$ cat flow/config.mk
export PLATFORM = sky130hd
export DESIGN_NAME = AHB_Mul
export DESIGN_NICKNAME = AHB_Mul
export VERILOG_FILES = /design/flow/design.v
export SDC_FILE = /design/flow/constraint.sdc
export NUM_CORES = 4
export LEC_CHECK = 0
export ABC_AREA = 1
export CAP_MARGIN = 20
export CORE_MARGIN = 2
export CORE_UTILIZATION = 72
export CTS_CLUSTER_SIZE = 14
export PLACE_DENSITY_LB_ADDON = 0.24
export SETUP_SLACK_MARGIN = -0.49
export SLEW_MARGIN = 20
$ cat flow/constraint.sdc
create_clock -name core_clock -period 7.5 [get_ports {HCLK}]
set_input_delay 1.5000 -clock core_clock [delete_from_list [all_inputs] [get_ports {HCLK}]]
set_output_delay 1.5000 -clock core_clock [all_outputs]
set_load 0.01 [all_outputs]
$ cat flow/design.v
`timescale 1ns / 1ps
module AHB_Mul(  
    input HCLK,
    input HRESETn,
    input [31:0]M_AHB_0_haddr,
    input [2:0]M_AHB_0_hburst,
    input M_AHB_0_hmastlock,
    input [3:0]M_AHB_0_hprot,
    output reg [31:0]M_AHB_0_hrdata,
    output M_AHB_0_hready,
    output M_AHB_0_hresp,
    input [2:0]M_AHB_0_hsize,
    input [1:0]M_AHB_0_htrans,
    input [31:0]M_AHB_0_hwdata,
    input M_AHB_0_hwrite,
    output[3:0] led 
    );
    assign M_AHB_0_hready = 1'b1;
    assign M_AHB_0_hresp = 1'b0;
    reg [31:0] mem_A;    
    reg [31:0] mem_B;    
    reg [31:0] mem_C;    
    reg [31:0] mem_D;    
    reg [31:0] mem_E;    
    reg [31:0] mem_F;    
    reg [31:0] mem_G;    
    reg [31:0] mem_H;    
    reg[31:0] mem_I;   
    reg [1:0]   w_ctrl;  
    reg [1:0]   r_ctrl;  
    reg [3:0]   w_addr;  
    reg [3:0]   r_addr;  
    assign led[3:0] = mem_A[3:0];  
    always@(posedge HCLK)
    begin 
        if(!HRESETn)
        begin
            w_ctrl <= 2'b00;
            w_addr <= 4'h0;
        end
        else if(M_AHB_0_hwrite == 1'b1) 
        begin
        case(M_AHB_0_htrans)
            2'b00 :  
            begin
                w_ctrl <= 2'b00;
            end
            2'b01 :  
            begin
                w_ctrl <= 2'b01;
            end
            2'b10 :  
            begin
                w_ctrl <= 2'b10;
                w_addr <= M_AHB_0_haddr[5:2];
            end
            2'b11 :  
            begin
                w_ctrl <= 2'b11;
                w_addr <= M_AHB_0_haddr[5:2];
            end
        endcase
        end
        else
        begin
            w_ctrl <= 2'b00;  
        end
   end
    always@(posedge HCLK)  
    begin
    if(!HRESETn)
    begin
        mem_A <= 32'h0;
        mem_B <= 32'h0;
        mem_C <= 32'h0;
        mem_D <= 32'h0;
        mem_E <= 32'h0;
        mem_F <= 32'h0;
        mem_G <= 32'h0;
        mem_H <= 32'h0;
    end
    else
    case(w_ctrl)
        2'b00:  
        begin        
        end
        2'b01:  
        begin
        end
        2'b10:  
        begin
        case(w_addr)
            4'h0 : mem_A <= M_AHB_0_hwdata;
            4'h1 : mem_B <= M_AHB_0_hwdata;
            4'h2 : mem_C <= M_AHB_0_hwdata;
            4'h3 : mem_D <= M_AHB_0_hwdata;
            4'h4 : mem_E <= M_AHB_0_hwdata;
            4'h5 : mem_F <= M_AHB_0_hwdata;
            4'h6 : mem_G <= M_AHB_0_hwdata;
            4'h7 : mem_H <= M_AHB_0_hwdata;
        endcase
        end
        2'b11:  
        begin
        case(w_addr)
            4'h0 : mem_A <= M_AHB_0_hwdata;
            4'h1 : mem_B <= M_AHB_0_hwdata;
            4'h2 : mem_C <= M_AHB_0_hwdata;
            4'h3 : mem_D <= M_AHB_0_hwdata;
            4'h4 : mem_E <= M_AHB_0_hwdata;
            4'h5 : mem_F <= M_AHB_0_hwdata;
            4'h6 : mem_G <= M_AHB_0_hwdata;
            4'h7 : mem_H <= M_AHB_0_hwdata;
        endcase
        end
    endcase
    end
    always@(posedge HCLK) begin
        if (!HRESETn) begin
            r_ctrl <= 2'b00;
            r_addr <= 4'h0;
        end
        else if (M_AHB_0_hwrite == 1'b0) begin  
            case(M_AHB_0_htrans)
                2'b00 : r_ctrl <= 2'b00; 
                2'b01 : r_ctrl <= 2'b01; 
                2'b10 : 
                    begin
                        r_ctrl <= 2'b10; 
                        r_addr <= M_AHB_0_haddr[5:2];
                    end
                2'b11 :
                    begin
                        r_ctrl <= 2'b11; 
                        r_addr <= M_AHB_0_haddr[5:2];
                    end
            endcase
        end
        else begin
            r_ctrl <= 2'b00;  
        end
    end
    always@(*) begin
        case(r_addr)
            4'h0 : M_AHB_0_hrdata = mem_A;
            4'h1 : M_AHB_0_hrdata = mem_B;
            4'h2 : M_AHB_0_hrdata = mem_C;
            4'h3 : M_AHB_0_hrdata = mem_D;
            4'h4 : M_AHB_0_hrdata = mem_E;
            4'h5 : M_AHB_0_hrdata = mem_F;
            4'h6 : M_AHB_0_hrdata = mem_G;
            4'h7 : M_AHB_0_hrdata = mem_H;
            4'h8 : M_AHB_0_hrdata = mem_I;
            default : M_AHB_0_hrdata = 32'h0;
        endcase
    end
    always@(posedge HCLK) begin
        if (!HRESETn) begin
            mem_I <= 32'h1;
        end
        else
        case(w_ctrl) 
        2'b00 : begin end  
        2'b01 : begin end  
        2'b10 , 2'b11 : begin  
            case(w_addr)
                4'h0 : mem_I <= mem_I * M_AHB_0_hwdata;
                4'h1 : mem_I <= mem_I * M_AHB_0_hwdata;
                4'h2 : mem_I <= mem_I * M_AHB_0_hwdata;
                4'h3 : mem_I <= mem_I * M_AHB_0_hwdata;
                4'h4 : mem_I <= mem_I * M_AHB_0_hwdata;
                4'h5 : mem_I <= mem_I * M_AHB_0_hwdata;
                4'h6 : mem_I <= mem_I * M_AHB_0_hwdata;
                4'h7 : mem_I <= mem_I * M_AHB_0_hwdata;
                4'h8 : mem_I <= M_AHB_0_hwdata;
            endcase
        end
        endcase
    end
endmodule
$ cat flow/run.sh
#!/bin/bash
# the make line also repeats each setting of config.mk as NAME=value (left out here)
make -C /OpenROAD-flow-scripts/flow DESIGN_CONFIG=/design/flow/config.mk WORK_HOME=/design/flow/orfs CLKGATE_MAP_FILE= finish
==> run summary, run 1 <==
On the backend side, the flow ran end to end.

The run finished, with violations left. The layout checks failed on setup timing. The startpoint identified for the worst register-to-register timing path is mem_I[15]$_SDFFE_PN0P_. Timing analysis after detailed placement gives a worst setup slack of -0.749 ns.

The smallest clock period supported by the final layout is computed as 7.77 ns. The quantity of I/O buffers inserted on ports stands at 76. Counting flops with a built-in enable in the synthesized netlist gives 0. The final setup violation count stands at 11. Looking at the VDD voltage map, the peak drop is 0.460 mV.

The final RePlAce weighted congestion stands at 0.996. The horizontal die dimension reported for this design is 205 µm. The flow reports power dissipated in the clock network as 1.25 mW. Summing every instance area after synthesis gives 29,100 µm². The final timing report lists a hold violation count of 0. STA classifies the critical path startpoint as a primary input. The commonest register cell is sky130_fd_sc_hd__dfxtp_1. The post-synthesis sequential element count stands at 298. Per the layout report, the design carries 2,713 filler cells. The power report lists cell-internal power as 5.82 mW. Based on the critical path, the design can be clocked at up to 129 MHz.

Of the total power, the share spent switching nets is 0.456. Of the combinational cells, the family taking the most area is adder cells. The placeable core region stands at 39,800 µm².

The combined global-route utilization of all metal layers stands at 0.414. The fraction of synthesized cell area in xor and xnor cells stands at 0.00873. The violation tally recorded at the end of detailed-routing iteration 0 is 2,568. The worst-path maximum fanout stands at 4.

STA classifies the critical path endpoint as a flop. The total count of max-transition violations in the final report stands at 0. By area the synthesized netlist is led by sky130_fd_sc_hd__fa_1, sky130_fd_sc_hd__dfxtp_1, sky130_fd_sc_hd__inv_1. The cell count in the Yosys report stands at 3,940.

The relative slew slack stands at 0.289. The first global-routing pass estimated 136 mm of wire. The chip height stands at 205 µm.

The number of antenna diodes in the final layout is 0. The number of nets with antenna violations after routing stands at 0. Power spread over the standard cell area amounts to 333 nW/µm². The number of global-route vias before repair was 26,600. For this run, the share of the core covered by cells in the final layout is 0.806.

The power dissipated in sequential cells stands at 1.77 mW. In the finished design, the share of the clock period the worst path needs comes to 1.04. The number of antenna violations at the first check in global routing is 0.

Per STA, the startpoint of the critical path is M_AHB_0_hwdata[17]. The placed wire-length estimate after detailed placement stands at 62.7 mm. The post-synthesis share of cell area spent on and-or and or-and gates stands at 0.151. Of the post-synthesis cell area, the dominant cell type holds 0.281. The part of the power in the clock network stands at 0.117. The worst register-to-register path depth is 24. The clock passes through at most 3 buffers. The global route stage reports its total congestion overflow as 0. The average instance area after synthesis stands at 7.39 µm².

The warning tally printed by Yosys for this design is 1. According to the finish report, the design has a final net count of 4,607. The share of total power dissipated in combinational logic is 0.717. The most frequently used library cell after synthesis is sky130_fd_sc_hd__inv_1.

Per the hold report, the tightest min-delay path originates at mem_E[19]$_SDFFE_PN0P_. The number of unique standard cell types used by synthesis stands at 43. OpenROAD emitted warnings numbering 67. The number of nets produced by synthesis stands at 4,551.

After synthesis, the most frequently instantiated cells are sky130_fd_sc_hd__inv_1, sky130_fd_sc_hd__nand2_1, sky130_fd_sc_hd__fa_1. The cell sitting at the root of the clock tree is a sky130_fd_sc_hd__clkbuf_16. The cell-mix breakdown from Yosys lists the simple-gate area share as 0.131. The clock latency at the later pin of the worst-skew pair stands at 0.55 ns. Per the post-run analysis, buffers plus inverters along the critical path come to 9. STA puts the critical path data arrival time at 8.18 ns. Of the synthesized area, sequential elements account for 0.205. In this run the count of I/O pins placed on the die edge is 118.

In the synthesized netlist the async set-or-reset flop fraction comes to 0. After synthesis, the share of cell area in mux cells is 0. The cell-mix breakdown from Yosys lists the adder-cell area share as 0.333.

Looking at the setup timing report, the critical path kind is primary input to flop. The core utilization before placement stands at 0.731. TritonCTS built the clock tree. The number of detailed-routing iterations run before antenna repair stands at 6. The area enclosed by the die boundary stands at 42,000 µm². The post-synthesis chip area from yosys stands at 29,100 µm².

The combinational power reported by the tool is 7.67 mW. The most critical min-delay path falls under flop to flop. STA lists the endpoint of the worst register-to-register path as mem_I[30]$_SDFFE_PN0P_. The overall routed net length stands at 84.1 mm. After technology mapping, the gate count stands at 3,940. The script parses the final routing iteration and logs DRC violations as 0. The post-CTS hold buffer count recorded in the log is 0. The maximum number of pins on one net before global-route repair stands at 107.

The pin closest to its max-slew limit shows a slew of 1.07 ns. The power report puts the leakage power at 16.5 nW. Per the TritonCTS log, the buffer count is 27.

Compared with the post-synthesis result, the final layout area differs by 10.3%. The number of vias per cell stands at 5.77. On the final layout, the worst hold slack is 0.446 ns. The script extracted a net switching power of 4.88 mW.

The worst hold path depth stands at 2. The standard-cell row count stands at 73. Among all stages on the critical path, the largest delay is contributed by sky130_fd_sc_hd__clkdlybuf4s50_1.

The number of setup buffers added after CTS stands at 0. The power report attributes to the sequential group a share of 0.166. Across all layers, the routed design uses 26,100 vias. The number of maximum-capacitance violations recorded for the run is 0. Per the synthesis report, the dominant area consumer among library cells is sky130_fd_sc_hd__fa_1. Looking at the worst setup and hold paths, the clock pins of their registers show a slew of 0.06 ns.

Among all stages on the critical path, the maximum delay recorded is 0.62 ns. The critical path ends at mem_I[30]$_SDFFE_PN0P_. Across all register-to-register paths, the minimum setup slack is 0.43 ns. The cell that appears most often on the critical path is sky130_fd_sc_hd__fa_1. The tree built by TritonCTS fans out to 298 sinks.

Data on the critical path is required at its endpoint by 7.92 ns. The wire length per cell stands at 18.6 µm. The H-tree depth stands at 1. The largest share of the power goes to combinational cells. Walking the critical path from launch to capture passes 26 cell instances. Per STA, the worst path accumulates the most delay in the family adder cells. Between clock sinks in the finished design, the worst skew comes to 0.0196 ns. The final setup slack of the worst path stands at -0.267 ns. The worst hold path terminates at mem_E[19]$_SDFFE_PN0P_.
## final cells by class
class | count | area (µm²) | area share
multi-input cells | 2333 | 18200 | 0.567
flip-flops and latches | 298 | 5970 | 0.186
inverters | 1043 | 3920 | 0.122
repair buffers | 293 | 2610 | 0.0814
clock buffers | 36 | 729 | 0.0227
well taps | 525 | 657 | 0.0205
clock inverters | 3 | 21.3 | 0.000663
## repair_timing
action	in CTS	in global routing
hold endpoints to repair	0	0
endpoints found under the setup margin	0	3
gates resized	0	2
## metal layers
| layer | up-vias | wire length, µm | GRT usage |
|---|---|---|---|
| met4 | 0 | 4230 | 0.194 |
| li1 | 11900 | - | - |
| met2 | 1482 | 38700 | 0.675 |
| met5 | - | 0 | 0 |
| met1 | 12400 | 30900 | 0.530 |
| met3 | 335 | 10300 | 0.0846 |
## through the flow
step / total power, mW / setup TNS, ns / std cells / instance area (µm²)
floorplan: 6.21 / -0.253 / 3940 / 29100
global placement: 9.02 / -8.02 / 4492 / 31300
detailed placement: 9.26 / -10.41 / 4492 / 31300
CTS: 10.5 / -1.16 / 4531 / 32100
global route: 11.6 / -6.37 / 4531 / 32100
finish: 10.7 / -1.66 / 4531 / 32100
==> run 2, diff against run 1 <==
- ABC_AREA: 1 -> default
- CORE_UTILIZATION: 72 -> 40
- CTS_CLUSTER_SIZE: 14 -> default
- PLACE_DENSITY: default -> 0.6
- PLACE_DENSITY_LB_ADDON: 0.24 -> default
- SETUP_SLACK_MARGIN: -0.49 -> -0.35
- clock period: 7.5 -> 9.26 ns (I/O delays scaled with it)
==> run 2 against run 1 <==
- now clean on timing, DRC and antenna
- utilization shrank 36 points
- register-to-register slack improved by 1.1 ns
- hold slack gained 0.0045 ns
- global-route usage down 16 points
- sequential share of layout area increased by 0.51 points
- final area is 2.6% lower
- die area up 72%
- combinational power is 23% lower
- wire length is 6.6% higher
- highest routed layer unchanged
==> run summary, run 2 <==
On the backend side, the flow ran end to end.

The maximum frequency from static timing analysis stands at 116 MHz. 0 antenna diodes ended up in the layout. The core utilization before placement stands at 0.403. The routed design shows a via density per instance of 5.37.

Counting the warning lines in the Yosys log gives 1. Checking hold timing, the worst path is listed with class flop to flop. The stage-log warning count stands at 67. Entering global routing, the biggest net connects 196 pins. At the worst endpoint, the required time is 9.66 ns. The delay of the slowest cell on the worst path stands at 0.55 ns.

Of the total power, the share spent switching nets is 0.465. The number of detailed-routing iterations run before antenna repair stands at 6. The number of gates resized after CTS was 0. Post-synth the commonest register cell is sky130_fd_sc_hd__dfxtp_1.

Of the total synthesized cell area, the portion taken by XOR and XNOR cells is 0.0249. The number of max-capacitance violations reported stands at 0. The first global-routing pass estimated 141 mm of wire. The area fraction in full adders, half adders and majority gates stands at 0.345. The final RePlAce weighted congestion stands at 0.852. The mux contribution to synthesized area stands at 0.00964. In this run the remaining antenna-violating nets after routing total 0. The worst hold path depth stands at 2.

Data on the critical path arrives at its endpoint at 9.03 ns. The total count of max-transition violations in the final report stands at 0. The quantity of I/O buffers inserted on ports stands at 76. The tree is rooted in a sky130_fd_sc_hd__clkbuf_16. The cts-stage hold buffer count stands at 0. In this run the count of I/O pins placed on the die edge is 118. The tightest hold path in the finished design has a slack of 0.450 ns. The worst setup path is launched from a primary input.

The worst VDD IR drop from the latest analysis is 0.363 mV. TritonCTS built the clock tree. The relative slew slack stands at 0.267.

In this run, the synthesized area fraction spent on AND-OR/OR-AND gates is recorded as 0.116. Per the OpenROAD power report, leakage power amounts to 12.9 nW. Per STA, the startpoint of the critical path is M_AHB_0_hwdata[2]. Counting along the longest clock path gives a buffer depth of 3.

The final hold violation count stands at 0. By startpoint and endpoint, the worst setup path is classified as primary input to flop. The wire-length estimate of the detail-placed layout is 60.9 mm. The post-route fraction of the period consumed by the critical path stands at 0.932.

The synthesized design spends more area on one cell type than any other, namely sky130_fd_sc_hd__fa_1. The area added between synthesis and finish stands at 11.0%. The area fraction of the largest cell type after synthesis is 0.290. Sorting the synthesized cells by area gives the leading types as sky130_fd_sc_hd__fa_1, sky130_fd_sc_hd__dfxtp_1, sky130_fd_sc_hd__nand2_1.

The DRC violation count after routing stands at 0. Per the OpenROAD floorplan log, the area of the core is 69,900 µm². For reference, the clock transition at the flip-flops on the worst setup and hold paths is 0.06 ns. The time the final worst path needs with I/O delays and setup stands at 8.63 ns. The cell that appears most often on the critical path is sky130_fd_sc_hd__fa_1. The internal cell power stands at 4.65 mW. The final setup slack of the worst path stands at 0.632 ns. The slowest stage of the critical path belongs to the cell sky130_fd_sc_hd__fa_1. Averaged over all synthesized cells, the footprint is 8.30 µm². STA classifies the critical path endpoint as a flop. The number of antenna violations at the first check in global routing stands at 1. The timing report attributes the biggest portion of critical-path delay to adder cells.

Detailed-route iteration 0 reported a violation count of 1,959. The simple-gate share of the synthesized area stands at 0.206. The combined global-route utilization of all metal layers stands at 0.249. The report puts the cell count of the worst reg-to-reg path at 20.

Per STA, the endpoint of the critical path is mem_I[29]$_SDFFE_PN0P_. Setup repair after global routing left no endpoint under its margin. Of the total power, the clock network draws 0.158. The setup clock skew after layout stands at 0.0207 ns. The number of gates on the worst path with buffers counted stands at 25.

The total negative setup slack stands at 0 ns. After technology mapping, the gate count stands at 3,391. The overall routed net length stands at 89.7 mm. Yosys instantiated no cell more often than sky130_fd_sc_hd__nand2_1. The final setup violation count stands at 0. The final net count stands at 3,955. For this run, the share of the core covered by cells in the final layout is 0.447. Per Yosys stat, the portion of area used by sequential elements is 0.212. The via count stands at 23,100. In this run, CTS created clock tree buffers numbering 35. The layout has 7,038 filler cells.

The critical path contains buffers and inverters numbering 6 combined. The number of global-route vias before repair stands at 23,700. The number of nets produced by synthesis stands at 4,002. Per the timing report, the most critical flop-to-flop path originates at mem_I[9]$_SDFFE_PN0P_. Per the GRT congestion report, total overflow comes to 0.

Per report_power, the Clock row totals 1.37 mW. The completed layout was analyzed and its total power is 8.68 mW. The number of setup buffers added after CTS stands at 0.

After synthesis, the share of flip-flops with an asynchronous set or reset is 0. For the worst min-delay path, the startpoint reported by OpenROAD is mem_B[25]$_SDFFE_PN0P_. The flow ran to the end and the layout has no timing, DRC or antenna violations.

The mapped netlist covers 28,200 µm². Looking at the clock tree report, the H-tree level count equals 2. Dividing the detail-routed wire length by the instance count gives 20.8 µm.

Per the OpenROAD power report, switching power amounts to 4.03 mW. The post-synth tally of flip-flops with integrated enable stands at 0. The part of the power in combinational logic stands at 0.679. STA reports a reg2reg setup slack of 1.49 ns. The post-synthesis chip area from yosys stands at 28,200 µm². The overall die width stands at 269 µm. The worst hold path terminates at mem_B[25]$_SDFFE_PN0P_. The power per standard cell area stands at 278 nW/µm².

By area, the combinational part of the netlist is dominated by adder cells. Summed over all combinational cells, the power is 5.89 mW. The clock latency at the later pin of the worst-skew pair stands at 0.55 ns. The worst-path maximum fanout stands at 30.

Yosys reports that the most numerous cell types are sky130_fd_sc_hd__nand2_1, sky130_fd_sc_hd__fa_1, sky130_fd_sc_hd__inv_1. The cell count in the Yosys report stands at 3,391. The chip occupies 72,500 µm².

The post-synthesis sequential element count stands at 298. For the worst reg-to-reg path, the endpoint reported by OpenROAD is mem_I[31]$_SDFFE_PN0P_. The largest share of the power goes to combinational cells.

The clock sink total stands at 298. The chip height stands at 269 µm. STA on the placed design reports a worst setup slack of 0.145 ns.

The transition time recorded at the tightest slew-check pin is 1.09 ns. The number of unique standard cell types used by synthesis stands at 58. The power dissipated in sequential cells stands at 1.42 mW. The initialized floorplan defines 97 standard-cell rows. The part of the power in registers stands at 0.164.
run 2: final cells by class:
cell class / instances / area, µm² / share of cell area
repair buffers: 180 / 1740 / 0.0556
multi-input cells: 2452 / 19800 / 0.635
well taps: 940 / 1180 / 0.0376
clock buffers: 43 / 957 / 0.0306
inverters: 377 / 1420 / 0.0455
clock inverters: 15 / 153 / 0.00488
flip-flops and latches: 298 / 5970 / 0.191
run 2: stage by stage:
step,instances,area (µm²)
6_report,4305,31300
5_1_grt,4305,31300
4_1_cts,4305,31300
3_5_place_dp,4247,30200
3_3_place_gp,4247,30200
2_1_floorplan,3391,28200
run 2: per-layer routing:
metal,vias up,GRT usage,wire length (µm)
li1,10500,-,-
met1,11600,0.348,38800
met2,889,0.410,42000
met3,127,0.0337,6720
met4,0,0.0598,2160
met5,-,0,0
==> run 3, diff against run 2 <==
- ABC_AREA: default -> 1
- CORE_UTILIZATION: 40 -> 72
- CTS_CLUSTER_DIAMETER: default -> 228
- CTS_CLUSTER_SIZE: default -> 14
- GPL_TIMING_DRIVEN: default -> 1
- MAX_ROUTING_LAYER: default -> met4
- PLACE_DENSITY: 0.6 -> default
- PLACE_DENSITY_LB_ADDON: default -> 0.08
- SETUP_SLACK_MARGIN: -0.35 -> 1.78
- TNS_END_PERCENT: default -> 60
- clock period: 9.26 -> 6.32 ns (I/O delays scaled with it)
==> run 3 against run 2 <==
- the flow now stops in 5_1_grt
- synthesized area is 3.4% higher
- die area fell by 42%
- synthesized cell count is 16% higher
==> run summary, run 3 <==
Results of the flow run.

In the post-synthesis netlist, the biggest area contributors are sky130_fd_sc_hd__fa_1, sky130_fd_sc_hd__dfxtp_1, sky130_fd_sc_hd__inv_1. The clock drives 298 sinks. For this design, the CTS-stage hold fixing added 0 buffers.

The fraction of synthesized cell area in xor and xnor cells stands at 0.00873. The clock passes through at most 3 buffers. The horizontal die dimension reported for this design is 205 µm. The quantity of I/O buffers inserted on ports stands at 76. The vertical die dimension reported for this design is 205 µm. After synthesis, the share of cell area in mux cells is 0. The post-synthesis chip area from yosys stands at 29,100 µm². The root buffer cell chosen for the clock tree is sky130_fd_sc_hd__clkbuf_16.

The post-synthesis instance area stands at 29,100 µm². It got as far as 5_1_grt and failed there. The first error in the log reads "[ERROR GRT-0232] Routing congestion too high. Check the congestion heatmap in the GUI". The cell-mix breakdown from Yosys lists the simple-gate area share as 0.131. After floorplanning, the die was sized to cover 42,000 µm². The share of flip-flops with an asynchronous set or reset stands at 0.

The count of boundary I/O pins stands at 118. Summed over all routing layers, the global router reports a total usage of 0.839. The placeable core region stands at 39,800 µm². The warning tally printed by Yosys for this design is 1. According to the dpl log, the detail-placed design has an HPWL of 72.0 mm. For this configuration, the core starts out at a cell density of 0.731.

The area fraction in full adders, half adders and majority gates stands at 0.333. Logged for this run, the post-placement worst setup slack is -1.64 ns. The number of unique standard cell types used by synthesis stands at 43. The number of nets produced by synthesis stands at 4,551. The average instance area after synthesis stands at 7.39 µm².

In this run, synthesis inferred 0 flip-flops with an integrated enable. Sorting the Yosys area breakdown by cell type puts at the top sky130_fd_sc_hd__fa_1. For reference, the top logic cell family by area is adder cells.

For reference, the top cells by count after synthesis are sky130_fd_sc_hd__inv_1, sky130_fd_sc_hd__nand2_1, sky130_fd_sc_hd__fa_1. Synthesis inferred 298 register bits. The flow did not finish. The most used flip-flop cell after synthesis is sky130_fd_sc_hd__dfxtp_1. The post-placement cell area stands at 32,500 µm².

The cell count in the Yosys report stands at 3,940. The number of instances in the placed design stands at 4,560. In the post-synthesis netlist, the cell with the most instances is sky130_fd_sc_hd__inv_1.

The initialized floorplan defines 73 standard-cell rows. For this run, the register share of the synthesized area comes to 0.205. The aggregate global routing overflow stands at 316. Counting every instance in the synthesized netlist gives 3,940. Of the total synthesized cell area, the portion taken by AND-OR and OR-AND cells is 0.151. The final RePlAce weighted congestion stands at 1.01. CTS built an H-tree with a depth of 1. The share of synthesized area in the top cell type comes to 0.281. The total clock buffers created by CTS stands at 25.
[run 3: repair_timing]
action	CTS
hold endpoints to repair	0
pin swaps	186
resized	334
gates cloned	19
setup endpoints to repair	49
setup buffers	67
[run 3: layer usage]
metal / global-route usage / overflow
met1: 0.837 / 38
met2: 0.961 / 147
met3: 0.732 / 52
met4: 0.760 / 79
met5: - / -
==> run 4, diff against run 3 <==
- ABC_AREA: 1 -> default
- CORE_UTILIZATION: 72 -> 27
- CTS_CLUSTER_DIAMETER: 228 -> default
- CTS_CLUSTER_SIZE: 14 -> default
- GPL_TIMING_DRIVEN: 1 -> default
- MAX_ROUTING_LAYER: met4 -> default
- PLACE_DENSITY: default -> 0.6
- PLACE_DENSITY_LB_ADDON: 0.08 -> default
- SETUP_SLACK_MARGIN: 1.78 -> default
- TNS_END_PERCENT: 60 -> default
- clock period: 6.32 -> 9.26 ns (I/O delays scaled with it)
==> run 4 against run 3 <==
- now clean on timing, DRC and antenna
- synthesized area is 3.3% lower
- synthesized cell count is 14% lower
- die area went up to 2.5 times the previous value
==> run summary, run 4 <==
On the backend side, the flow ran end to end.

The number of detailed-routing iterations run before antenna repair stands at 7. Synthesis produced a netlist whose cell count is 3,391. TritonCTS built the clock tree. The total clock buffers created by CTS stands at 31. The placed wire-length estimate after detailed placement stands at 64.0 mm.

The utilization after layout stands at 0.306. The DRC violation count after routing stands at 0. For the pin with the worst max-slew slack, the measured transition is 1.14 ns. The worst setup path is captured at a flop. STA classifies the critical path startpoint as a primary input. Measured along the x axis, the die boundary spans 327 µm. On the worst setup and hold paths after CTS, the clock-pin slew comes to 0.06 ns. The clock period could shrink to 8.77 ns.

The share of total power dissipated in the clock network is 0.139. The share of the Yosys chip area taken by registers is 0.212. The count of boundary I/O pins stands at 118.

The final layout contains 3,965 nets. The cts-stage hold buffer count stands at 0. The internal cell power stands at 4.56 mW. The worst setup path is of the primary input to flop kind. Data on the critical path is required at its endpoint by 9.67 ns. Along the worst path, the maximum fanout reaches 11. The total count of max-transition violations in the final report stands at 0.

The clock passes through at most 3 buffers. For the sequential group, total power comes out at 1.44 mW. The maximum number of pins on one net before global-route repair stands at 199.

The congestion estimate from routability-driven global placement came to 0.872. The endpoint of the worst hold path is reported as mem_A[10]$_SDFFE_PN0P_. For this design the static power due to leakage is 12.8 nW. The global-route wire length before repair stands at 142 mm. The data arrival at the endpoint of the critical path stands at 9.18 ns. Detailed placement reports a standard cell area of 30,700 µm². Per the timing report, the most critical flop-to-flop path finishes at mem_I[31]$_SDFFE_PN0P_.

The timing report shows the most common cell along the critical path to be sky130_fd_sc_hd__fa_1. For the final routed database, the setup TNS stands at 0 ns. In this run the critical register-to-register path is launched from mem_I[8]$_SDFFE_PN0P_. The number of vias per cell stands at 4.87. In this run the register-to-register setup slack is 1.59 ns. The synthesis report lists the most area-consuming cells as sky130_fd_sc_hd__fa_1, sky130_fd_sc_hd__dfxtp_1, sky130_fd_sc_hd__nand2_1.

For this run the aggregate overflow at the end of global routing stands at 0. The run reported a max-capacitance violation count of 0. The number of antenna violations at the first check in global routing stands at 6. The part of the power in combinational logic stands at 0.693. The net load switching power stands at 3.99 mW. The worst hold slack stands at 0.453 ns. The wire length per cell stands at 19.0 µm.

The placeable core region stands at 103,000 µm². The number of nets produced by synthesis stands at 4,002. The fraction of synthesized cell area in xor and xnor cells stands at 0.0249. Clock tree synthesis found a total of 298 sinks. The power report lists the combinational group at 5.92 mW. The first routing iteration left 1,930 violations. The count of nets left with antenna violations once routing finished came out at 0.

The timing report notes that buffer and inverter cells on the critical path total 3. Across all layers, the routed design uses 23,200 vias. The mapped netlist covers 28,200 µm². The synthesized netlist contains 58 unique library cells.

The final report lists the setup-violating endpoint count as 0. Hold analysis shows the worst path with a depth of 2. Per STA, the worst path accumulates the most delay in the family adder cells. In the routed netlist, the antenna diode instances number 0. The area occupied by registers stands at 5970 µm². The global routing report lists combined usage of all routing layers as 0.169.

In the power breakdown, the biggest contributor is combinational cells. The final design instance area without fill stands at 31,700 µm². The number of cells upsized or downsized after cts stands at 0. The delay of the slowest cell on the worst path stands at 0.81 ns. The final hold violation count stands at 0.

The cell count in the Yosys report stands at 3,391. The multi-input logic area stands at 19,900 µm². The share of total power dissipated in sequential elements is 0.168. After filler insertion, the fill cell instance count of the layout stands at 10,900. The chip height stands at 327 µm. After floorplanning, the core was divided into 118 placement rows. The cell sequence reported for the critical path is clkdlybuf4s50_1 > and2_1 > fa_1 > inv_1 > fa_1 > fa_1 > fa_1 > fa_1 > inv_1 > fa_1 > fa_1 > fa_1 > ha_1 > nand4_1 > nor4b_1 > nor2_1 > o311ai_1 > o41ai_2 > xnor2_1 > a221oi_2. The post-synthesis chip area from yosys stands at 28,200 µm². The script computed a power per unit cell area of 270 nW/µm².

The path class of the tightest hold or removal check is flop to flop. The number of gates on the worst path with buffers counted stands at 20. The post-synthesis share of cell area spent on and-or and or-and gates stands at 0.116. Counting the warning lines in the Yosys log gives 1. The share of synthesized area in the top cell type comes to 0.290. The portion of synthesized area spent on multiplexers is 0.00964. The clock arrives with 0.0200 ns of skew. Setup repair after global routing left no endpoint under its margin. By instance count, the leading cell after synthesis is sky130_fd_sc_hd__nand2_1. The post-route fraction of the period consumed by the critical path stands at 0.948. STA lists the startpoint of the worst hold path as mem_A[10]$_SDFFE_PN0P_. The largest total area in the synthesized netlist belongs to sky130_fd_sc_hd__fa_1. The net switching fraction of the power stands at 0.467. The power after layout stands at 8.54 mW.

The number of global-route vias before repair came to 23,900. Derived from the worst setup path, the maximum achievable clock frequency is 114 MHz. The critical path starts at M_AHB_0_hwdata[12]. The flow ran to the end and the layout has no timing, DRC or antenna violations. The post-synth count of flops with an enable pin is 0. The final layout contains routed wiring with a total length of 90.4 mm. Looking at the clock tree report, the H-tree level count equals 1. For the worst flop-to-flop path, the logic depth is 20. The commonest register cell is sky130_fd_sc_hd__dfxtp_1. Per the repair_timing log after CTS, setup buffers inserted total 0. The stage-log warning count stands at 67.

The simple-gate share of the synthesized area stands at 0.206. The post-synthesis sequential element count stands at 298. The share of flip-flops with an asynchronous set or reset stands at 0. Of the total synthesized cell area, the portion taken by full adders, half adders and majority gates is 0.345. The die covers 107,000 µm². The quantity of I/O buffers inserted on ports stands at 76. The slowest stage of the critical path belongs to the cell sky130_fd_sc_hd__clkdlybuf4s50_1. Per the CTS log, the root buffer master is sky130_fd_sc_hd__clkbuf_16. The initial utilization of the core area, before any placement, comes to 0.272. The capture point of the critical path was reported as mem_I[31]$_SDFFE_PN0P_.

The clock latency at the later pin of the worst-skew pair stands at 0.58 ns. In the synthesized netlist, the cells that appear most often are sky130_fd_sc_hd__nand2_1, sky130_fd_sc_hd__fa_1, sky130_fd_sc_hd__inv_1. In this run the tightest slew margin relative to its limit is 0.239. After synthesis, the mean cell area works out to 8.30 µm². In this run the layout overhead on the synthesized area is reported as 12.4%.

The maximum ir drop on the vdd rail stands at 0.307 mV. The total clock network power stands at 1.19 mW. By area, the combinational part of the netlist is dominated by adder cells.
run 4: cell type report:
type	instances	area share
clock buffers	51	0.0291
clock inverters	3	0.000553
inverters	377	0.0451
multi-input cells	2452	0.627
flip-flops and latches	298	0.188
well taps	1380	0.0545
repair buffers	194	0.0550
run 4: metrics by stage:
step           setup slack, ns  cells
6_report                 0.486   4755
5_1_grt                  0.175   4755
4_1_cts                  0.545   4755
3_5_place_dp            0.0134   4701
3_3_place_gp            0.0279   4701
2_1_floorplan            0.826   3391
run 4: routing by layer:
metal  share of wire  GRT usage  vias to the layer above  wire length [µm]
met5         0.00041          0                        -                37
met4           0.034     0.0507                        6              3050
met3           0.076     0.0265                      172              6860
met2            0.47      0.280                      832             42100
met1            0.42      0.226                    11600             38400
li1                -          -                    10500                 -
==> run 5, diff against run 4 <==
- CORE_UTILIZATION: 27 -> 52
- clock period: 9.26 -> 8.26 ns (I/O delays scaled with it)
==> run 5 against run 4 <==
- hold slack about the same
- final area grew 1.2%
- combinational power grew 31%
- first-iteration DRC count increased by 4.7%
- clock power is 24% higher
- critical path type unchanged
==> run summary, run 5 <==
On the backend side, the flow ran end to end.

The clock sink total stands at 298. The wire length per cell stands at 22.4 µm. The global-route wire length before repair stands at 145 mm. The post-synthesis sequential element count stands at 298.

The number of gates on the worst path with buffers counted stands at 22. Per the post-synthesis report, the number of cells in the design is 3,391. Looking at the VDD voltage map, the peak drop is 0.599 mV. Looking at the hold checks, the worst path lands on mem_G[6]$_SDFFE_PN0P_.

Derived from the worst setup path, the maximum achievable clock frequency is 126 MHz. The cell-mix breakdown from Yosys lists the simple-gate area share as 0.206. In this run, power in the clock network comes to 1.47 mW.

The power per standard cell area stands at 337 nW/µm². The area added between synthesis and finish stands at 13.8%. Looking at the clock tree report, the root buffer type is sky130_fd_sc_hd__clkbuf_16.

The final net count stands at 4,066. The run reported a max-capacitance violation count of 0. The cts-stage hold buffer count stands at 0.

The total number of yosys warnings stands at 1. Note that the worst hold path type here is flop to flop. The routed length on met3 stands at 7.08 mm. The combined global-route utilization of all metal layers stands at 0.337.

Signal routing reaches up to met5. The flow reports power dissipated in combinational cells as 7.76 mW. Looking at hold timing, the worst path starts from mem_G[6]$_SDFFE_PN0P_. The maximum buffer depth of the clock tree stands at 3. Per the STA report, the cell with the highest stage delay on the worst path is sky130_fd_sc_hd__fa_1.

The count of boundary I/O pins stands at 118. The aggregate global routing overflow stands at 0. The kind of cell with the highest combined delay along the critical path is adder cells. At the floorplan stage, the core utilization is reported as 0.524. The number of unique standard cell types used by synthesis stands at 58. The leakage component of the power was reported as 13.5 nW.

The worst hold path depth stands at 2. At the end of routability-driven placement, the weighted congestion stood at 0.909. The met1 routed wirelength after detailed routing stands at 37.3 mm.

The worst hold slack stands at 0.453 ns. The endpoint required time on the critical path stands at 8.78 ns. By area, the combinational part of the netlist is dominated by adder cells. The number of antenna violations at the first check in global routing stands at 1. The post-placement setup slack stands at -0.735 ns.

After legalization and detailed placement, the total HPWL measured 65.1 mm. Looking at the critical path, the highest net fanout was 7. Antenna repair during routing inserted a diode count of 0. The share of total power dissipated in combinational logic is 0.719.

The power report attributes to the sequential group a share of 0.146. Data arrives at the worst endpoint at 8.48 ns. The largest share of the power goes to combinational cells.

From the final report, the count of setup violators was given as 0. The DRC violation count after routing stands at 0. The switching component of the power was reported as 4.77 mW. The critical path goes through dlymetal6s2s_1 > buf_12 > and2_1 > fa_1 > fa_1 > fa_1 > inv_1 > fa_1 > inv_1 > fa_1 > inv_1 > fa_1 > inv_1 > fa_1 > fa_1 > ha_4 > nand3_2 > or4_4 > o211ai_1 > nand2_1 > mux2_4 > a2111oi_4. The final hold violation count stands at 0.

The fraction of synthesized cell area in xor and xnor cells stands at 0.0249. The via count stands at 24,100. By instance count, the cell type seen most on the critical path is sky130_fd_sc_hd__fa_1. The number of vias per cell stands at 5.77. The share of total power dissipated in the clock network is 0.136. The routed design could run at a clock period as short as 7.96 ns.

The worst register-to-register path depth is 20. TritonCTS built the clock tree. The synthesis report names the predominant flop master as sky130_fd_sc_hd__dfxtp_1.

The flow ran to the end and the layout has no timing, DRC or antenna violations. For reference, the most critical setup path is categorized as primary input to flop. Entering global routing, the biggest net connects 172 pins.

Per the post-synthesis report, the nets total 4,002. The most critical setup path has its startpoint at M_AHB_0_hwdata[6]. The internal cell power stands at 6.03 mW. The timing report gives the worst reg2reg path a setup slack of 0.89 ns. For reference, the mux area share after synthesis is 0.00964.

STA lists the startpoint of the worst register-to-register path as mem_I[14]$_SDFFE_PN0P_. The overall die width stands at 237 µm. On the reported timing paths, the clock transition at the registers reads 0.07 ns. The top-area cell type share of the netlist area stands at 0.290. Looking at the gate-level netlist, the highest instance count belongs to sky130_fd_sc_hd__nand2_1.

In this run the cell area of the synthesized design comes to 28,200 µm². Wire segments on met2 add up to 44.5 mm in the final route. The average instance area after synthesis stands at 8.30 µm². The clock reaches the later pin of the worst-skew pair after 0.60 ns.

The area enclosed by the die boundary stands at 56,000 µm². By area the synthesized netlist is led by sky130_fd_sc_hd__fa_1, sky130_fd_sc_hd__dfxtp_1, sky130_fd_sc_hd__nand2_1. The number of global-route vias before repair stands at 24,600. Across all stage logs, warnings added up to 67. The number of buffer and inverter stages on the critical path stands at 6. After detailed routing, the total wire length is 93.4 mm. STA classifies the critical path startpoint as a primary input.

The setup clock skew after layout stands at 0.0392 ns. The die is 237 µm tall. The completed layout was analyzed and its total power is 10.8 mW. For this run, the chip area from Yosys synthesis comes to 28,200 µm². The core region is 53,700 µm². The total count of max-transition violations in the final report stands at 0.

Yosys reports that the most numerous cell types are sky130_fd_sc_hd__nand2_1, sky130_fd_sc_hd__fa_1, sky130_fd_sc_hd__inv_1. The share of flip-flops with an asynchronous set or reset stands at 0. STA classifies the critical path endpoint as a flop. The post-route fraction of the period consumed by the critical path stands at 0.964.

The capture point of the worst register-to-register path is recorded as mem_I[28]$_SDFFE_PN0P_. The standard-cell row count stands at 85. The cell count in the Yosys report stands at 3,391. The quantity of I/O buffers inserted on ports stands at 76.

Setup slack closes at 0.298 ns. Setup repair after global routing left no endpoint under its margin. On the worst path, the slowest cell contributes a delay of 0.55 ns. The biggest area contributor in the post-synthesis netlist is sky130_fd_sc_hd__fa_1.

Of the total synthesized cell area, the portion taken by AND-OR and OR-AND cells is 0.116. The number of detailed-routing iterations run before antenna repair stands at 5. In this run the worst setup path terminates at mem_I[28]$_SDFFE_PN0P_. Counting the buffers created by CTS gives 30.

Looking at the clock tree report, the H-tree level count equals 1. The number of nets with antenna violations after routing stands at 0. Per Yosys stat, the portion of area used by sequential elements is 0.212. The number of design-rule violations left by the first detailed-router iteration stands at 2,020. In this run, the synthesized area fraction spent on adder and majority cells is recorded as 0.345. Looking at the max-slew report, the worst-margin pin has a slew of 1.12 ns. Measured against its own limit, the worst slew margin works out to 0.252. The post-synth tally of flip-flops with integrated enable stands at 0. Of the total power, the share spent switching nets is 0.442.

The power dissipated in sequential cells stands at 1.57 mW.
[run 5: cell type report]
class	count	area (µm²)
Fill cell	4789	21700
Multi-Input combinational cell	2452	20000
Sequential cell	298	5970
Timing Repair Buffer	296	2740
Inverter	377	1420
Tap cell	696	871
Clock buffer	42	866
Clock inverter	14	204
[run 5: repair_timing]
item,in CTS,in global routing
buffers inserted,0,6
pin swaps,3,10
endpoints found under the hold margin,0,0
endpoints found under the setup margin,3,11
resized,5,27
cloned,1,2
[run 5: layer usage]
metal / GRT usage / up-vias
met5: 0 / -
met4: 0.142 / 2
met3: 0.0386 / 232
met2: 0.573 / 1027
met1: 0.439 / 12100
li1: - / 10700
[run 5: metrics by stage]
step | area [µm²] | utilization | TNS, ns | cells
2_1_floorplan | 28200 | - | 0 | 3391
3_3_place_gp | 30700 | 0.571 | -5.21 | 4110
3_5_place_dp | 30700 | 0.571 | -6.30 | 4110
4_1_cts | 31800 | 0.592 | 0 | 4167
5_1_grt | 32000 | 0.597 | 0 | 4175
6_report | 32000 | 0.597 | 0 | 4175
==> run 6, diff against run 5 <==
- ABC_AREA: default -> 1
- CORE_UTILIZATION: 52 -> 40
- CTS_CLUSTER_DIAMETER: default -> 173
- GPL_TIMING_DRIVEN: default -> 0
- MAX_ROUTING_LAYER: default -> met4
- PLACE_DENSITY: 0.6 -> default
- PLACE_DENSITY_LB_ADDON: default -> 0.21
- TNS_END_PERCENT: default -> 60
- clock period: 8.26 -> 5.71 ns (I/O delays scaled with it)
==> run 6 against run 5 <==
- now fails the layout checks on setup timing
- clock skew shrank 0.029 ns
- power grew 73%
- synthesized area grew 3.4%
- utilization shrank 11 points
- setup slack lost 1.6 ns
- largest cell class unchanged
- sequential power grew 41%
- wire length grew 27%
- critical path depth grew 3
- register-to-register slack lost 2.2 ns
==> run summary, run 6 <==
On the backend side, the flow ran end to end.

The share of flip-flops with an asynchronous set or reset stands at 0. Per the synthesis report, the AND-OR/OR-AND share of the synthesized area is 0.151. Summed over all nets, the half-perimeter wirelength after detailed placement is 89.2 mm. The routed design shows a via density per instance of 5.30. In this run the register-to-register setup slack is -1.32 ns.

Looking at the worst setup and hold paths, the clock pins of their registers show a slew of 0.07 ns. The maximum frequency from static timing analysis stands at 142 MHz. The flow reported a cell area power density of 534 nW/µm². For the worst reg-to-reg path, the endpoint reported by OpenROAD is mem_I[29]$_SDFFE_PN0P_. The net load switching power stands at 9.30 mW. The post-synthesis sequential element count stands at 298.

The standard-cell row count stands at 98. Between the synthesized netlist and the finished layout, the area growth was recorded as 20.4%. TritonCTS built the clock tree. For reference, the critical path is launched at M_AHB_0_hwdata[2]. The final timing report lists a hold violation count of 0.

The final setup violation count stands at 22. Per report_power, the Combinational row totals 14.4 mW. The power dissipated in sequential cells stands at 2.21 mW. For this design the top-level I/O count stands at 118. The data arrival at the endpoint of the critical path stands at 7.53 ns. The clock latency at the later pin of the worst-skew pair stands at 0.57 ns. Setup repair after global routing could not meet its margin everywhere. The finished layout reports a core utilization of 0.489. The H-tree depth stands at 1.

The register share after synthesis stands at 0.205. The number of nets with antenna violations after routing stands at 0. The cell count of the worst reg-to-reg path stands at 23. Per the detail_route report, routed wire per instance is 23.3 µm. The leakage power in the latest report is 17.2 nW. The total clock network power stands at 2.08 mW. The part of the power in registers stands at 0.118. Entering global routing, the biggest net connects 20 pins.

Total global-route track usage over all layers is 0.326. Hold repair after CTS inserted 0 buffers. Per the slew report, the remaining headroom to the max-slew limit stands at 0.214. Hold analysis lists the worst path endpoint as mem_B[20]$_SDFFE_PN0P_. The part of the power in combinational logic stands at 0.771. The overall routed net length stands at 119 mm. The dominant power group in this design is combinational cells.

The share of total power dissipated in the clock network is 0.111. The cell area that synthesis handed to floorplanning was 29,100 µm². The cell sitting at the root of the clock tree is a sky130_fd_sc_hd__clkbuf_16. The placeable core region stands at 71,700 µm². Clock tree synthesis inserted a total of 29 buffers. The transition time at the pin with the least slew margin stands at 1.18 ns. The number of design-rule violations left by the first detailed-router iteration stands at 2,717. The final setup slack of the worst path stands at -1.33 ns. For this run the aggregate overflow at the end of global routing stands at 0. The post-synthesis chip area from yosys stands at 29,100 µm². In this run the maximum-capacitance check reported violations numbering 0. On the final layout, the worst clock skew is 0.0103 ns. Of all nets on the critical path, the largest fanout is 5.

The finished design was reported to have a net count of 4,728. The synthesized design contains 0 enable-type register cells. The overall die width stands at 274 µm. In this run the full chip footprint comes out at 74,900 µm². The net switching fraction of the power stands at 0.497. The worst setup path is launched from a primary input.

The endpoint required time on the critical path stands at 6.20 ns. The most used flip-flop cell after synthesis is sky130_fd_sc_hd__dfxtp_1. The cell count after synthesis stands at 3,940. The commonest cells after synthesis are sky130_fd_sc_hd__inv_1, sky130_fd_sc_hd__nand2_1, sky130_fd_sc_hd__fa_1. The final timing summary puts the cycle share of the worst path at 1.23. The global-route wire length before repair stands at 174 mm. The synthesized netlist contains 43 unique library cells. The run finished, with violations left.

Among the non-sequential cells, adder cells take the most area. Per the synthesis report, the XOR/XNOR share of the synthesized area is 0.00873. The number of global-route vias before repair came to 26,400. OpenROAD emitted warnings numbering 68. Max-slew check failures listed in the final report amount to 0. The post-placement setup slack stands at -3.23 ns. The maximum ir drop on the vdd rail stands at 0.685 mV. For this run, the slowest stage of the critical path takes 0.60 ns. The cell count in the Yosys report stands at 3,940.

For reference, the post-synthesis area per instance comes to 7.39 µm². In this run the tool buffered the top-level ports with 63 buffer cells. The worst setup path is captured at a flop. The cell that appears most often on the critical path is sky130_fd_sc_hd__fa_1.

The type recorded for the worst min-delay path is flop to flop. For the completed layout, the total cell area is recorded as 35,000 µm². The DRC violation count after routing stands at 0. The via count stands at 27,000.

The placement summary gives the final routability congestion estimate as 0.990. The area fraction of the largest cell type after synthesis is 0.281. Measured against the total synthesized area, the mux share comes to 0.

Detailed placement reports a standard cell area of 31,500 µm². Of the total synthesized cell area, the portion taken by AND, OR, NAND and NOR gates is 0.131. On the critical path the largest part of the delay comes from adder cells.

Ranked by total cell area, the synthesized netlist is headed by sky130_fd_sc_hd__fa_1, sky130_fd_sc_hd__dfxtp_1, sky130_fd_sc_hd__inv_1. The clock passes through at most 3 buffers. The number of detailed-routing iterations run before antenna repair stands at 5. The reasons given for failing layout checks are setup timing. The internal cell power stands at 9.42 mW. The number of buffer and inverter stages on the critical path stands at 6.

The capture point of the critical path was reported as mem_I[29]$_SDFFE_PN0P_. All stages included, the depth of the critical timing path comes to 25. For this run the top cell type by instance count after synthesis was sky130_fd_sc_hd__inv_1.

The final layout report lists a filler cell count of 7,121. Per the OpenROAD floorplan log, the height of the die is 274 µm. The slowest stage of the critical path is the sky130_fd_sc_hd__fa_2 cell. The launch point of the worst register-to-register path is recorded as mem_I[11]$_SDFFE_PN0P_. The core utilization before placement stands at 0.406. In the setup report, the worst path falls into the class primary input to flop.

sky130_fd_sc_hd__fa_1 takes more of the synthesized area than any other cell. The worst hold path begins at mem_B[20]$_SDFFE_PN0P_. The synthesis report lists the Yosys warning total as 1. The number of antenna violations at the first check in global routing stands at 3. The time the final worst path needs with I/O delays and setup stands at 7.04 ns.

The number of nets produced by synthesis stands at 4,551. The clock drives 298 sinks. Of the total synthesized cell area, the portion taken by full adders, half adders and majority gates is 0.333. The worst hold path depth stands at 2.
run 6: timing repair:
| action | in CTS | in global routing |
|---|---|---|
| cloned | 2 | 0 |
| buffers inserted | 54 | 33 |
| resized | 420 | 174 |
| setup endpoints to repair | 27 | 23 |
| pin swaps | 91 | 147 |
run 6: routing by layer:
layer  global-route usage  part of all wire
met5                    -                 0
met2                0.513              0.46
met3               0.0446             0.091
met4                0.168             0.064
met1                0.408              0.39
run 6: layout make-up:
| class | instances | area (µm²) | share of cell area |
|---|---|---|---|
| Clock inverter | 13 | 173 | 0.00493 |
| Antenna cell | 3 | 7.51 | 0.000214 |
| Multi-Input combinational cell | 2333 | 19400 | 0.553 |
| Tap cell | 950 | 1190 | 0.0339 |
| Timing Repair Buffer | 151 | 1440 | 0.0412 |
| Sequential cell | 298 | 5970 | 0.170 |
| Inverter | 1043 | 3920 | 0.112 |
| Buffer | 261 | 2150 | 0.0612 |
| Clock buffer | 38 | 830 | 0.0237 |
run 6: per-stage QoR:
stage	hold WS (ns)	total power, mW	setup TNS [ns]	instances
finish	0.444	18.7	-20.92	5090
CTS	0.447	16.4	-19.42	5056
detailed placement	0.437	12.6	-62.93	4953
global placement	0.433	12.5	-61.93	4953
floorplan	0.424	9.57	-19.18	3940
global route	0.460	19.7	-24.37	5089
==> run 7, diff against run 6 <==
- ABC_AREA: 1 -> default
- CTS_CLUSTER_DIAMETER: 173 -> default
- GPL_TIMING_DRIVEN: 0 -> default
- MIN_ROUTING_LAYER: default -> met1
- PLACE_DENSITY_LB_ADDON: 0.21 -> default
- TNS_END_PERCENT: 60 -> 80
- clock period: 5.71 -> 6.21 ns (I/O delays scaled with it)
==> run 7 against run 6 <==
- the layout still fails its checks (setup timing)
- wire length fell by 17%
- utilization rose by 1.1 points
- register-to-register slack improved by 0.52 ns
- sequential power fell by 8%
- setup slack improved by 0.23 ns
- highest routed layer unchanged
==> run summary, run 7 <==
On the backend side, the flow ran end to end.

The run finished, with violations left. The layout checks failed on setup timing. The placeable core region stands at 69,900 µm². The final setup violation count stands at 21. Per the post-run analysis, buffers plus inverters along the critical path come to 6. Across every metal layer, demand over resource in global routing totals 0.278. The cell count in the Yosys report stands at 3,391. The startpoint identified for the worst hold timing path is mem_E[17]$_SDFFE_PN0P_. The pin closest to its max-slew limit shows a slew of 0.977 ns. The via count stands at 24,500.

The H-tree depth stands at 2. The number of antenna violations at the first check in global routing stands at 3. The total clock network power stands at 2.12 mW. Hold repair after CTS inserted 0 buffers. The net switching fraction of the power stands at 0.443. Looking at the clock tree report, the root buffer type is sky130_fd_sc_hd__clkbuf_16. The maximum buffer depth of the clock tree stands at 3. The final RePlAce weighted congestion stands at 0.920. The worst hold slack stands at 0.453 ns. The setup path with the least slack is of type primary input to flop. For the worst reg-to-reg path, the endpoint reported by OpenROAD is mem_I[28]$_SDFFE_PN0P_. The part of the power in combinational logic stands at 0.756. The utilization after layout stands at 0.500.

The aggregate global routing overflow stands at 0. In this run, the synthesized area fraction spent on xor and xnor cells is recorded as 0.0249. In the final report, the number of hold violations comes to 0. VDD sags by at most 0.599 mV. The clock transition at the registers of the reported paths stands at 0.06 ns. Ranked by total cell area, the synthesized netlist is headed by sky130_fd_sc_hd__fa_1, sky130_fd_sc_hd__dfxtp_1, sky130_fd_sc_hd__nand2_1. The first global-routing pass estimated 151 mm of wire. The post-synthesis sequential element count stands at 298. Entering global routing, the biggest net connects 119 pins. Broken down by cell family, the worst path's largest delay share belongs to adder cells. The time the final worst path needs with I/O delays and setup stands at 7.32 ns.

The placed wire-length estimate after detailed placement stands at 69.8 mm. TritonCTS built the clock tree. Of the total synthesized cell area, the portion taken by full adders, half adders and majority gates is 0.345. Combinational cells consume a total of 12.9 mW. The timing report shows the most common cell along the critical path to be sky130_fd_sc_hd__fa_1. Yosys reports that the most numerous cell types are sky130_fd_sc_hd__nand2_1, sky130_fd_sc_hd__fa_1, sky130_fd_sc_hd__inv_1. The chip height stands at 269 µm. Per the run report, area growth between synthesis and finish was 24.1%. The critical path in the final layout is reported with a setup slack of -1.11 ns. For reference, the critical path is launched at M_AHB_0_hwdata[5]. Yosys instantiated no cell more often than sky130_fd_sc_hd__nand2_1. The slowest stage of the critical path belongs to the cell sky130_fd_sc_hd__fa_1. The worst setup path is captured at a flop.

Ranked by power, first place goes to combinational cells. For this block, the initial DRC count from the detailed router was 2,302. The worst hold path depth stands at 2. The overall die width stands at 269 µm. The simple-gate share of the synthesized area stands at 0.206.

The average instance area after synthesis stands at 8.30 µm². The wire length per cell stands at 21.5 µm. sky130_fd_sc_hd__fa_1 takes more of the synthesized area than any other cell.

The number of unique standard cell types used by synthesis stands at 58. Of the post-synthesis cell area, the dominant cell type holds 0.290. According to the floorplan log, the row count is 97. In the synthesized netlist, the number of instances is 3,391. In the hold report, the worst path ends at mem_E[17]$_SDFFE_PN0P_. In the final report, the number of pins over their slew limit comes to 0. In the synthesis report, Yosys lists the chip area as 28,200 µm². In this run the tightest slew margin relative to its limit is 0.345. The clock sink total stands at 298. TritonCTS created 34 clock buffers. The setup clock skew after layout stands at 0.00914 ns. The number of nets produced by synthesis stands at 4,002. The area enclosed by the die boundary stands at 72,500 µm². The critical path runs through a total of 22 cells. Per STA, the highest per-stage delay on the worst path measures 0.56 ns.

The worst hold path belongs to the class flop to flop. The number of detailed-routing iterations run before antenna repair stands at 6. The number of global-route vias before repair stands at 24,700. The share of flip-flops with an asynchronous set or reset stands at 0. The total number of yosys warnings stands at 1. For the worst reg-to-reg path, the startpoint reported by OpenROAD is mem_I[7]$_SDFFE_PN0P_. Counting flops with a built-in enable in the synthesized netlist gives 0. The count of boundary I/O pins stands at 118. The DRC violation count after routing stands at 0.

OpenSTA lists the critical path endpoint as mem_I[28]$_SDFFE_PN0P_. STA lists the maximum fanout along the critical path as 6. The flow reports power dissipated in sequential cells as 2.04 mW. The post-synthesis share of cell area spent on and-or and or-and gates stands at 0.116. Once detail routing completed, the nets flagged for antenna violations numbered 0. The number of max-capacitance violations reported stands at 0.

The script extracted a net switching power of 7.54 mW. The maximum frequency from static timing analysis stands at 137 MHz. The number of warnings reported in the stage logs is 72. For reference, the top logic cell family by area is adder cells. The data arrival at the endpoint of the critical path stands at 7.75 ns. The power per standard cell area stands at 487 nW/µm².

Using the TritonRoute via totals, the vias-per-cell ratio works out to 5.35. STA classifies the critical path startpoint as a primary input. Traced cell by cell, the critical path runs through buf_12 > buf_12 > and2_4 > fa_1 > fa_1 > fa_1 > inv_2 > fa_1 > inv_2 > fa_1 > inv_1 > fa_1 > inv_1 > fa_1 > fa_2 > ha_4 > nand3_4 > or4_4 > o211ai_1 > nand2_1 > mux2_4 > a2111oi_4.

The clock latency at the later pin of the worst-skew pair stands at 0.53 ns. The worst register-to-register path depth is 22. After detailed routing, the total wire length is 98.4 mm.

The commonest register cell is sky130_fd_sc_hd__dfxtp_1. The core utilization before placement stands at 0.403. The internal cell power stands at 9.49 mW.

The part of the power in registers stands at 0.120. The final timing summary puts the cycle share of the worst path at 1.18. Port buffering added 76 buffers. Yosys reports the multiplexer fraction of the synthesized area as 0.00964. In the final design database the tool counted 4,213 nets.

The total leakage power stands at 14.6 nW. The worst register-to-register path has a setup slack of -0.80 ns. The endpoint required time on the critical path stands at 6.64 ns.

The share of the Yosys chip area taken by registers is 0.212. The part of the power in the clock network stands at 0.125. In this run the cell area of the synthesized design comes to 28,200 µm². Setup repair after global routing could not meet its margin everywhere.
==> run 7: per-stage QoR <==
stage                     total power, mW  area, µm²  setup slack, ns  setup TNS (ns)  std cells
after floorplan                      8.84      28500            -1.41          -17.05       3391
final                                17.0      34900            -1.11          -15.27       4569
after CTS                            16.2      34500            -1.05          -15.55       4559
after detailed placement             13.0      32200            -2.04          -39.05       4463
after global routing                 18.3      34900            -1.28          -19.15       4569
after global placement               13.0      32200            -2.05          -39.02       4463
==> run 7: cell type report <==
cell class                      count  area [µm²]
Antenna cell                        3        7.51
Clock buffer                       48         965
Clock inverter                     12         198
Fill cell                        6691       35000
Inverter                          377        1420
Multi-Input combinational cell   2452       20800
Sequential cell                   298        5970
Tap cell                          940        1180
Timing Repair Buffer              439        4400
==> run 7: timing repair <==
| item | CTS | global route |
|---|---|---|
| setup buffers | 26 | 11 |
| setup endpoints to repair | 23 | 23 |
| pin swaps | 131 | 84 |
| gates resized | 216 | 97 |
| gates cloned | 12 | 0 |
==> run 7: layer usage <==
layer	global-route usage	vias up	wire, µm
li1	-	11000	-
met1	0.372	12200	41800
met4	0.0852	0	3410
met5	-	-	0
met2	0.443	993	45700
met3	0.0346	192	7370
==> run 8, diff against run 7 <==
- MAX_ROUTING_LAYER: met4 -> default
- MIN_ROUTING_LAYER: met1 -> default
- PLACE_DENSITY: default -> 0.6
- TNS_END_PERCENT: 80 -> default
- clock period: 6.21 -> 10.0 ns (I/O delays scaled with it)
==> run 8 against run 7 <==
- synthesized area unchanged
- first-iteration DRC count decreased by 11%
- critical path depth unchanged
- now clean on timing, DRC and antenna
- highest routed layer unchanged
- wire length decreased by 8.4%
- combinational power decreased by 58%
- critical endpoint is now mem_I[31]$_SDFFE_PN0P_
- final area decreased by 11%
- utilization decreased by 5.7 points
==> run summary, run 8 <==
On the backend side, the flow ran end to end.

The run finished with no timing, DRC or antenna violations. TritonCTS built the clock tree. Power spread over the standard cell area amounts to 255 nW/µm². In the final design database the tool counted 3,943 nets.

The average instance area after synthesis stands at 8.30 µm². The launch point of the worst min-delay path is recorded as mem_D[19]$_SDFFE_PN0P_. Of the total power, the clock network draws 0.152. The number of gates on the worst path with buffers counted stands at 22.

Yosys instantiated no cell more often than sky130_fd_sc_hd__nand2_1. The cell-mix breakdown from Yosys lists the adder-cell area share as 0.345. The relative slew slack stands at 0.300. Across all stage logs, warnings added up to 69. After technology mapping, the gate count stands at 3,391. The cell count of the worst reg-to-reg path stands at 23. The H-tree depth stands at 1. The final setup violation count stands at 0. By count the netlist is led by sky130_fd_sc_hd__nand2_1, sky130_fd_sc_hd__fa_1, sky130_fd_sc_hd__inv_1. STA classifies the critical path endpoint as a flop. Looking at the cell usage after synthesis, the top flip-flop cell is sky130_fd_sc_hd__dfxtp_1. The aggregate global routing overflow stands at 0. The maximum number of pins on one net before global-route repair stands at 191. According to the report, the first pass of detailed routing completed in 5 iterations.

Looking at the post-CTS report, the setup buffer insertion count equals 0. The DRC violation count after routing stands at 0. Gates resized during post-CTS repair numbered 0. The clock reaches the later pin of the worst-skew pair after 0.60 ns.

Of the combinational cells, the family taking the most area is adder cells. The power dissipated in sequential cells stands at 1.30 mW. The number of antenna violations at the first check in global routing stands at 3. The placeable core region stands at 69,900 µm². The cts-stage hold buffer count stands at 0. The wire length per cell stands at 21.0 µm. The worst hold slack stands at 0.453 ns.

TritonCTS reports the number of clock sinks as 298. The timing report gives the worst reg2reg path a setup slack of 2.09 ns. The number of max-capacitance violations reported stands at 0.

The combinational cell power stands at 5.39 mW. After layout, the minimum clock period comes to 9.14 ns. The antenna diode count stands at 0. The count of boundary I/O pins stands at 118. The core utilization before placement stands at 0.403. The maximum ir drop on the vdd rail stands at 0.345 mV. On the reported timing paths, the clock transition at the registers reads 0.07 ns. The worst-path maximum fanout stands at 11. The worst hold path was traced through 2 stages. The cell count in the Yosys report stands at 3,391.

The arrival time of data at the worst endpoint is listed as 9.60 ns. The largest share of the power goes to combinational cells. The cell-mix breakdown from Yosys lists the compound-gate area share as 0.116. The via count stands at 23,100.

Per the TritonCTS log, the buffer count is 31. At the worst endpoint, the required time is 10.45 ns. The maximum buffer depth of the clock tree stands at 3.

The number of nets with antenna violations after routing stands at 0. Per STA, the library cell used most along the worst path is sky130_fd_sc_hd__fa_1. The tree is rooted in a sky130_fd_sc_hd__clkbuf_16.

The transition time at the pin with the least slew margin stands at 1.04 ns. The mux contribution to synthesized area stands at 0.00964. The switching component of the power was reported as 3.69 mW. The total clock network power stands at 1.20 mW. The worst hold path belongs to the class flop to flop.

Ranked by total cell area, the synthesized netlist is headed by sky130_fd_sc_hd__fa_1, sky130_fd_sc_hd__dfxtp_1, sky130_fd_sc_hd__nand2_1. The total number of yosys warnings stands at 1. The final RePlAce weighted congestion stands at 0.863. The number of global-route vias before repair was 23,800. The power report attributes to the combinational group a share of 0.683. The path with the worst hold slack has its endpoint at mem_D[19]$_SDFFE_PN0P_. The cell-mix breakdown from Yosys lists the simple-gate area share as 0.206. Looking at the reg2reg group, the worst path starts from mem_I[10]$_SDFFE_PN0P_. For this run, the register share of the synthesized area comes to 0.212. The total negative setup slack stands at 0 ns. The total leakage power stands at 12.7 nW. The chip area line in the Yosys stat output reads 28,200 µm². In this run the tool buffered the top-level ports with 76 buffer cells.

The post-synthesis sequential element count stands at 298. Per STA, the highest per-stage delay on the worst path measures 0.86 ns. The internal cell power stands at 4.20 mW.

Static timing analysis puts the maximum clock frequency at 109 MHz. Looking at area per cell type in the netlist, the leader is sky130_fd_sc_hd__fa_1. The final hold violation count stands at 0. The number of buffer and inverter stages on the critical path stands at 4.

The slowest stage of the critical path belongs to the cell sky130_fd_sc_hd__clkdlybuf4s50_1. The post-synthesis instance area stands at 28,200 µm². Synthesis produced a netlist with a net count of 4,002. The placed wire-length estimate after detailed placement stands at 61.6 mm. The total count of max-transition violations in the final report stands at 0. The overall die width stands at 269 µm.

The overall routed net length stands at 90.1 mm. STA classifies the critical path startpoint as a primary input. For reference, the critical path is launched at M_AHB_0_hwdata[6].

The top-area cell type share of the netlist area stands at 0.290. The share of flip-flops with an asynchronous set or reset stands at 0. In this run the critical path is formed by clkdlybuf4s50_1 > buf_4 > and2_1 > fa_1 > fa_1 > fa_1 > inv_1 > fa_1 > inv_1 > fa_1 > fa_1 > fa_1 > fa_1 > ha_1 > nand3_1 > nor2_1 > nor4b_1 > nor2_1 > o311ai_1 > o41ai_2 > xnor2_1 > a221oi_2. The post-synth count of flops with an enable pin is 0. The share of total power dissipated in sequential elements is 0.164.

In this run, distinct cell masters in the synthesized netlist total 58. Per the log, the first TritonRoute iteration ended with a DRC count of 2,046. The net switching fraction of the power stands at 0.467. Of the total synthesized cell area, the portion taken by XOR and XNOR cells is 0.0249. The area added between synthesis and finish stands at 10.1%. For the final database, setup skew stands at 0.0281 ns. The first global-routing pass estimated 142 mm of wire.

Per the detail_route report, vias per standard cell equal 5.37. Setup repair after global routing left no endpoint under its margin. The chip height stands at 269 µm. By startpoint and endpoint, the worst setup path is classified as primary input to flop. Broken down by cell family, the worst path's largest delay share belongs to adder cells. The area enclosed by the die boundary stands at 72,500 µm².

The capture point of the critical path was reported as mem_I[31]$_SDFFE_PN0P_. The standard-cell row count stands at 97. In the global route stage, overall resource usage came out at 0.250.

Looking at the reg2reg group, the worst path ends at mem_I[31]$_SDFFE_PN0P_. The final timing summary puts the cycle share of the worst path at 0.914.
==> run 8: final cells by class <==
type	instances	area, µm²
Clock buffer	45	928
Clock inverter	11	131
Fill cell	7015	38900
Inverter	377	1420
Multi-Input combinational cell	2452	19800
Sequential cell	298	5970
Tap cell	940	1180
Timing Repair Buffer	172	1510
==> run 8: layer usage <==
| metal | up-vias | GRT usage | part of all wire |
|---|---|---|---|
| met1 | 11600 | 0.348 | 0.43 |
| li1 | 10500 | - | - |
| met3 | 149 | 0.0317 | 0.074 |
| met2 | 862 | 0.409 | 0.46 |
| met4 | 0 | 0.0708 | 0.030 |
| met5 | - | 0 | 0 |
==> run 8: per-stage QoR <==
stage                     cell area (µm²)  cells  power [mW]  utilization  worst slack (ns)
after detailed placement            29900   4239        6.62        0.428             0.284
after CTS                           31000   4295        7.91        0.443             0.874
final                               31000   4295        7.89        0.443             0.856
after floorplan                     28200   3391        5.12            -              1.42
after global routing                31000   4295        8.62        0.443             0.552
after global placement              29900   4239        6.66        0.428             0.346
Power figures rest on the tool's default switching activity, not on a simulated workload.
